==> inputs of build 13 <==
==> flow/design.v <==
`timescale 1ns / 1ps
module dualPortRAM(clk,rst,wr_en,rd_en,din,wr_add,rd_add,dout);
	input clk,rst;
	input wr_en, rd_en;
	input [5:0] wr_add,rd_add;
	input [7:0] din;
	output reg [7:0] dout;
	reg [7:0] ram [63:0];
	integer i;
	always@(posedge clk or posedge rst)begin
		if(rst)begin
			for(i=0;i<64;i=i+1)begin
				ram[i] <= 8'd0;
			end
			dout <=8'd0;
		end
		else begin
			if(wr_en)begin
				ram[wr_add] <= din;
			end
			if(rd_en)begin
				dout <= ram[rd_add];
			end
		end
	end
endmodule
==> flow/run.sh <==
#!/bin/bash
# the make line also repeats each setting of config.mk as NAME=value (left out here)
make -C /OpenROAD-flow-scripts/flow DESIGN_CONFIG=/design/flow/config.mk WORK_HOME=/design/flow/orfs CLKGATE_MAP_FILE= finish
==> flow/config.mk <==
export PLATFORM = sky130hd
export DESIGN_NAME = dualPortRAM
export DESIGN_NICKNAME = dualPortRAM
export VERILOG_FILES = /design/flow/design.v
export SDC_FILE = /design/flow/constraint.sdc
export NUM_CORES = 4
export LEC_CHECK = 0
export CAP_MARGIN = 5
export CORE_MARGIN = 2
export CORE_UTILIZATION = 67
export SETUP_SLACK_MARGIN = -0.21
export SLEW_MARGIN = 20
==> flow/constraint.sdc <==
create_clock -name core_clock -period 2.22 [get_ports {clk}]
set_input_delay 0.4440 -clock core_clock [delete_from_list [all_inputs] [get_ports {clk}]]
set_output_delay 0.4440 -clock core_clock [all_outputs]
set_load 0.01 [all_outputs]
==> trial 22: changes against build 13 <==
ABC_AREA = 0   (was unset)
CAP_MARGIN = 20   (was 5)
CORE_UTILIZATION = 69   (was 67)
CTS_CLUSTER_DIAMETER = 44   (was unset)
CTS_CLUSTER_SIZE = 46   (was unset)
GPL_ROUTABILITY_DRIVEN = 1   (was unset)
GPL_TIMING_DRIVEN = 1   (was unset)
PLACE_DENSITY_LB_ADDON = 0.04   (was unset)
SETUP_SLACK_MARGIN = 0.64   (was -0.21)
==> flow/constraint.sdc (replaced) <==
create_clock -name core_clock -period 2.21 [get_ports {clk}]
set_input_delay 0.4420 -clock core_clock [delete_from_list [all_inputs] [get_ports {clk}]]
set_output_delay 0.4420 -clock core_clock [all_outputs]
set_load 0.01 [all_outputs]
==> build 24: changes against build 13 <==
CAP_MARGIN = 20   (was 5)
CELL_PAD_IN_SITES_GLOBAL_PLACEMENT = 3   (was unset)
CORE_ASPECT_RATIO = 1.42   (was unset)
CORE_UTILIZATION = 26   (was 67)
CTS_CLUSTER_DIAMETER = 96   (was unset)
GPL_ROUTABILITY_DRIVEN = 0   (was unset)
MAX_ROUTING_LAYER = met4   (was unset)
PLACE_DENSITY_LB_ADDON = 0.08   (was unset)
SETUP_SLACK_MARGIN = -0.32   (was -0.21)
==> flow/constraint.sdc (replaced) <==
create_clock -name core_clock -period 3.6 [get_ports {clk}]
set_input_delay 0.7200 -clock core_clock [delete_from_list [all_inputs] [get_ports {clk}]]
set_output_delay 0.7200 -clock core_clock [all_outputs]
set_load 0.01 [all_outputs]
==> build 27: changes against build 13 <==
CAP_MARGIN = 20   (was 5)
CORE_UTILIZATION = 66   (was 67)
SETUP_SLACK_MARGIN = unset   (was -0.21)
==> flow/constraint.sdc (replaced) <==
create_clock -name core_clock -period 2.95 [get_ports {clk}]
set_input_delay 0.5900 -clock core_clock [delete_from_list [all_inputs] [get_ports {clk}]]
set_output_delay 0.5900 -clock core_clock [all_outputs]
set_load 0.01 [all_outputs]
==> comparison <==
- Build 24 produced a clean layout. Build 27 produced a layout that fails on setup timing. Trial 22 never finished: it broke off in 5_1_grt (GRT-0232). Build 13 finished with setup timing left.
- Non-clock buffer count, lowest first: build 24, build 27, build 13.
- Of build 24 and build 13, build 13 has the higher core utilization (gap 53 points).
- Between build 13 and build 24, the lower count of clock-buffer cells in the layout is in build 13 (gap 9).
- Clock skew: build 13 > build 27 > build 24.
- Wire length: build 24 > build 13 > build 27.

========
==> v14: inputs <==
Starts from the design.v that is shown in full above.
clock: 2.12 ns
lec_check: 0
abc_area: 0
cap_margin: 20
core_margin: 2
core_utilization: 69
cts_cluster_diameter: 44
cts_cluster_size: 46
gpl_routability_driven: 1
gpl_timing_driven: 1
place_density_lb_addon: 0.04
setup_slack_margin: 0.61
slew_margin: 20
run.sh (not shown) runs the stock make flow with config.mk's settings and CLKGATE_MAP_FILE=.
==> v18: changes against v14 <==
==> flow/config.mk (replaced) <==
export PLATFORM = sky130hd
export DESIGN_NAME = dualPortRAM
export DESIGN_NICKNAME = dualPortRAM
export VERILOG_FILES = /design/flow/design.v
export SDC_FILE = /design/flow/constraint.sdc
export NUM_CORES = 4
export LEC_CHECK = 0
export CAP_MARGIN = 20
export CORE_MARGIN = 2
export CORE_UTILIZATION = 66
export SETUP_SLACK_MARGIN = 0.59
export SLEW_MARGIN = 20
==> flow/constraint.sdc (replaced) <==
create_clock -name core_clock -period 2.04 [get_ports {clk}]
set_input_delay 0.4080 -clock core_clock [delete_from_list [all_inputs] [get_ports {clk}]]
set_output_delay 0.4080 -clock core_clock [all_outputs]
set_load 0.01 [all_outputs]
==> qor summary <==
| item | v14 | v18 |
|---|---|---|
| Number of buffers inserted to repair setup after CTS | 39 | 44 |
| Placeable core region | 33,700 um2 | 35,600 um2 |
| Simple logic cell fraction of the synthesized area | 10.4% | 10.4% |
| Warnings, synthesis | 2 | 2 |
| Inserted Clock Buffers | 48 | 53 |
| Height of the die | 190 um | 194 um |
| Post-synth mux share | 25.0% | 25.0% |
| Port-buffer cells | 31 | 31 |
| Die span in x | 190 um | 194 um |
| Instance area at placement | 28,900 um2 | 29,000 um2 |
| Status | aborted with a tool error | complete, but fails checks |
| Last stage reached | 5_1_grt | - |
| Violated checks | - | setup timing |
| Most instantiated library cell after synthesis | mux2_2 | mux2_2 |
| Core utilization before placement | 70.6% | 66.9% |
| Clock Root Buffer | clkbuf_16 | clkbuf_16 |
| Register bit total from synthesis | 520 | 520 |
| Clk sink count | 520 | 520 |
| Xor+xnor area frac | 0% | 0% |
| Library cell occupying the most area in the post-synthesis netlist | dfrtp_1 | dfrtp_1 |
| Placer Congestion | 1.08 | 1.05 |
| Overall die area | 36,000 um2 | 37,600 um2 |
| Minimum setup slack after placement | -1250 ps | -1440 ps |
| Count of instantiated cells in the yosys netlist | 1,851 | 1,851 |
| Adder-cell area share of the yosys netlist | 0% | 0% |
| Number of rows in the core area | 67 | 69 |
| Number of cells after detailed placement | 2,549 | 2,557 |
| Number of gates given a new drive strength after cts | 216 | 217 |
| Detailed-placement wirelength estimate | 70.1 mm | 68.8 mm |

========
==> job 4828 <==
// dualPortRAM: RTL as listed in full above, without the edits since
Settings: LEC_CHECK=0, CAP_MARGIN=20, CELL_PAD_IN_SITES_GLOBAL_PLACEMENT=0, CORE_ASPECT_RATIO=1.27, CORE_MARGIN=2, CORE_UTILIZATION=33, PLACE_DENSITY_LB_ADDON=0.2, SLEW_MARGIN=20; clock period 5.67 ns.
==> inputs of job 6494, as changes to job 4828 <==
--- a/flow/config.mk
+++ b/flow/config.mk
@@ -8,7 +8,5 @@
 export CAP_MARGIN = 20
-export CELL_PAD_IN_SITES_GLOBAL_PLACEMENT = 0
-export CORE_ASPECT_RATIO = 1.27
 export CORE_MARGIN = 2
-export CORE_UTILIZATION = 33
-export PLACE_DENSITY_LB_ADDON = 0.2
+export CORE_UTILIZATION = 67
+export SETUP_SLACK_MARGIN = 0.7
 export SLEW_MARGIN = 20
==> flow/constraint.sdc (replaced) <==
create_clock -name core_clock -period 2.57 [get_ports {clk}]
set_input_delay 0.5140 -clock core_clock [delete_from_list [all_inputs] [get_ports {clk}]]
set_output_delay 0.5140 -clock core_clock [all_outputs]
set_load 0.01 [all_outputs]
==> inputs of job 9128, as changes to job 4828 <==
--- a/flow/config.mk
+++ b/flow/config.mk
@@ -8,7 +8,10 @@
 export CAP_MARGIN = 20
-export CELL_PAD_IN_SITES_GLOBAL_PLACEMENT = 0
-export CORE_ASPECT_RATIO = 1.27
+export CELL_PAD_IN_SITES_GLOBAL_PLACEMENT = 3
+export CORE_ASPECT_RATIO = 1.42
 export CORE_MARGIN = 2
-export CORE_UTILIZATION = 33
-export PLACE_DENSITY_LB_ADDON = 0.2
+export CORE_UTILIZATION = 40
+export GPL_ROUTABILITY_DRIVEN = 0
+export MAX_ROUTING_LAYER = met4
+export PLACE_DENSITY_LB_ADDON = 0.29
+export SETUP_SLACK_MARGIN = -0.32
 export SLEW_MARGIN = 20
==> flow/constraint.sdc (replaced) <==
create_clock -name core_clock -period 3.6 [get_ports {clk}]
set_input_delay 0.7200 -clock core_clock [delete_from_list [all_inputs] [get_ports {clk}]]
set_output_delay 0.7200 -clock core_clock [all_outputs]
set_load 0.01 [all_outputs]
==> results <==
quantity	job 6494	job 4828	job 9128
Outcome	timing/DRC/antenna clean	timing/DRC/antenna clean	timing/DRC/antenna clean
Routing usage on met2	78.0%	42.2%	54.4%
Clock latency reported for the late side of the worst-skew pair	0.63 ns	0.63 ns	0.62 ns
Clock Network Area Fraction	5.80%	6.39%	6.13%
Met1 Routed Length	34100 microns	39700 microns	40800 microns
Logic gate share of total power	13.2%	10.6%	11.5%
Sum of buffers and inverters on the critical path	4	2	2
Setup repair after global routing missed its margin	yes	no	no
Timing endpoint of the critical path	dout[7]	dout[0]	dout[7]
Placed cell areas	27600 sq um	25300 sq um	26500 sq um
Clock buffers	72	80	81
CP peak stage delay	0.69 ns	0.87 ns	0.93 ns
Slew at the pin closest to its max-slew limit	0.745 ns	1.15 ns	1.02 ns
Die extent in y	192 microns	307 microns	295 microns
Power figures rest on the tool's default switching activity, not on a simulated workload.
